Design sd_encr_device, start of the top module:
module sd_encr_device (
    input wire clk,                     
    input wire rst,                     
    input wire start,                   
    input wire rw_flag,                 
    output wire done,                   
    output wire sd_clk,
    output wire sd_cs_n,
    output wire sd_mosi,
    input  wire sd_miso,
    input wire key_rw,                  
    input wire key_sel,                 
    input wire [511:0] key_data_in,     
    output wire [511:0] key_data_out    
);
export LEC_CHECK = 0
export ABC_AREA = 0
export CAP_MARGIN = 20
export CELL_PAD_IN_SITES_GLOBAL_PLACEMENT = 1
export CORE_ASPECT_RATIO = 1.81
export CORE_MARGIN = 8
export CORE_UTILIZATION = 25
export CTS_CLUSTER_DIAMETER = 332
export CTS_CLUSTER_SIZE = 77
export GPL_TIMING_DRIVEN = 0
export HOLD_SLACK_MARGIN = 0.08
export MIN_ROUTING_LAYER = met2
export PLACE_DENSITY = 0.44
export SETUP_SLACK_MARGIN = -1.19
export SLEW_MARGIN = 20
export TNS_END_PERCENT = 15
create_clock -name core_clock -period 12.4 [get_ports {clk}]
run.sh (not shown) runs the stock make flow with config.mk's settings and CLKGATE_MAP_FILE=.
The starting point ended with an error in global routing (5_1_grt) with GRT-0232.
==> next run, changes <==
==> flow/config.mk (replaced) <==
export PLATFORM = sky130hd
export DESIGN_NAME = sd_encr_device
export DESIGN_NICKNAME = sd_encr_device
export VERILOG_FILES = /design/flow/design.v
export SDC_FILE = /design/flow/constraint.sdc
export NUM_CORES = 4
export LEC_CHECK = 0
export CAP_MARGIN = 20
export CORE_MARGIN = 2
export CORE_UTILIZATION = 58
export SETUP_SLACK_MARGIN = -0.57
export SLEW_MARGIN = 20
export TNS_END_PERCENT = 5
==> flow/constraint.sdc (replaced) <==
create_clock -name core_clock -period 8.11 [get_ports {clk}]
set_input_delay 1.6220 -clock core_clock [delete_from_list [all_inputs] [get_ports {clk}]]
set_output_delay 1.6220 -clock core_clock [all_outputs]
set_load 0.01 [all_outputs]
With this change the flow went through all stages and came out clean.
Area after synthesis stays the same.
Die size came out lower by well over a third.
Synthesized cell count is unchanged.

* * *

Starting RTL as in the previous note.
Design sd_encr_device, start of the top module:
module sd_encr_device (
    input wire clk,                     
    input wire rst,                     
    input wire start,                   
    input wire rw_flag,                 
    output wire done,                   
    output wire sd_clk,
    output wire sd_cs_n,
    output wire sd_mosi,
    input  wire sd_miso,
    input wire key_rw,                  
    input wire key_sel,                 
    input wire [511:0] key_data_in,     
    output wire [511:0] key_data_out    
);
==> flow/config.mk <==
export PLATFORM = sky130hd
export DESIGN_NAME = sd_encr_device
export DESIGN_NICKNAME = sd_encr_device
export VERILOG_FILES = /design/flow/design.v
export SDC_FILE = /design/flow/constraint.sdc
export NUM_CORES = 4
export LEC_CHECK = 0
export CAP_MARGIN = 20
export CORE_MARGIN = 2
export CORE_UTILIZATION = 45
export PLACE_DENSITY_LB_ADDON = 0.2
export SLEW_MARGIN = 20
==> flow/constraint.sdc <==
create_clock -name core_clock -period 9.56 [get_ports {clk}]
set_input_delay 1.9120 -clock core_clock [delete_from_list [all_inputs] [get_ports {clk}]]
set_output_delay 1.9120 -clock core_clock [all_outputs]
set_load 0.01 [all_outputs]
==> next run, changes <==
--- a/flow/config.mk
+++ b/flow/config.mk
@@ -11,0 +12 @@
+export SETUP_SLACK_MARGIN = 0.18
==> flow/constraint.sdc (replaced) <==
create_clock -name core_clock -period 7.04 [get_ports {clk}]
set_input_delay 1.4080 -clock core_clock [delete_from_list [all_inputs] [get_ports {clk}]]
set_output_delay 1.4080 -clock core_clock [all_outputs]
set_load 0.01 [all_outputs]
Outcome: Sequential power grows by a quarter to a third. Wire length grows slightly. Clock skew grows by 33 ps. First-iteration DRC count grows by a few percent. Critical path depth shrinks by 1. Final cell count hardly moves. Setup slack is worse by 1300 ps. Utilization is about the same. Total power grows by a quarter to a third. Cell area is about the same. Clock-buffer cell count shrinks by 20.
==> next run, changes <==
--- a/flow/config.mk
+++ b/flow/config.mk
@@ -10,3 +10,2 @@
-export CORE_UTILIZATION = 45
-export PLACE_DENSITY_LB_ADDON = 0.2
-export SETUP_SLACK_MARGIN = 0.18
+export CORE_UTILIZATION = 70
+export CTS_CLUSTER_SIZE = 43
==> flow/constraint.sdc (replaced) <==
create_clock -name core_clock -period 4.77 [get_ports {clk}]
set_input_delay 0.9540 -clock core_clock [delete_from_list [all_inputs] [get_ports {clk}]]
set_output_delay 0.9540 -clock core_clock [all_outputs]
set_load 0.01 [all_outputs]
Synthesized area stays the same.
Sequential share of layout area increases by 0.88 points.
Wire length drops by about 3%.
First-iteration DRC count climbs by 33%.
==> next run, changes <==
--- a/flow/config.mk
+++ b/flow/config.mk
@@ -10,2 +10 @@
-export CORE_UTILIZATION = 70
-export CTS_CLUSTER_SIZE = 43
+export CORE_UTILIZATION = 57
==> flow/constraint.sdc (replaced) <==
create_clock -name core_clock -period 4.54 [get_ports {clk}]
set_input_delay 0.9080 -clock core_clock [delete_from_list [all_inputs] [get_ports {clk}]]
set_output_delay 0.9080 -clock core_clock [all_outputs]
set_load 0.01 [all_outputs]
=>
- total power came out higher by 7.4%
- design area came out higher by 1.3%
- utilization came out lower by 14 points
- via count came out lower by 3.6%
- final cell count came out higher by 4.6%
- clock power came out higher by 11%
- wire length came out lower by 1.3%
- synthesized area does not change
- worst setup slack got worse by 55 ps
- critical path depth came out higher by 1
==> next run, changes <==
--- a/flow/config.mk
+++ b/flow/config.mk
@@ -10 +10,2 @@
-export CORE_UTILIZATION = 57
+export CORE_UTILIZATION = 58
+export SETUP_SLACK_MARGIN = -0.57
==> flow/constraint.sdc (replaced) <==
create_clock -name core_clock -period 5.77 [get_ports {clk}]
set_input_delay 1.1540 -clock core_clock [delete_from_list [all_inputs] [get_ports {clk}]]
set_output_delay 1.1540 -clock core_clock [all_outputs]
set_load 0.01 [all_outputs]
Via count stays flat.
Die size went down slightly.
Worst setup slack improves by 350 ps.
Synthesized area stays the same.
Clock-buffer cell count went up by 29.
Total power went down by about a fifth.
Wire length went down slightly.
Worst hold slack improves by 67 ps.
Synthesized cell count stays the same.
Utilization went up by 0.61 points.
Clock skew went up by 9.1 ps.
==> next run, changes <==
--- a/flow/config.mk
+++ b/flow/config.mk
@@ -10,2 +10,2 @@
-export CORE_UTILIZATION = 58
-export SETUP_SLACK_MARGIN = -0.57
+export CORE_UTILIZATION = 37
+export PLACE_DENSITY_LB_ADDON = 0.2
==> flow/constraint.sdc (replaced) <==
create_clock -name core_clock -period 7.04 [get_ports {clk}]
set_input_delay 1.4080 -clock core_clock [delete_from_list [all_inputs] [get_ports {clk}]]
set_output_delay 1.4080 -clock core_clock [all_outputs]
set_load 0.01 [all_outputs]
Outcome: Worst setup slack improved by 670 ps; via count shrinks by 1.1%; wire length grows by 8.8%; hold slack hardly moves; sequential share of layout area shrinks by 1.0 points; total power shrinks by 16%; register-to-register slack improved by 670 ps; fmax shrinks by 10%; non-clock buffer count shrinks by 24.
No activity file was given, so power comes from the tool's default toggle rates.
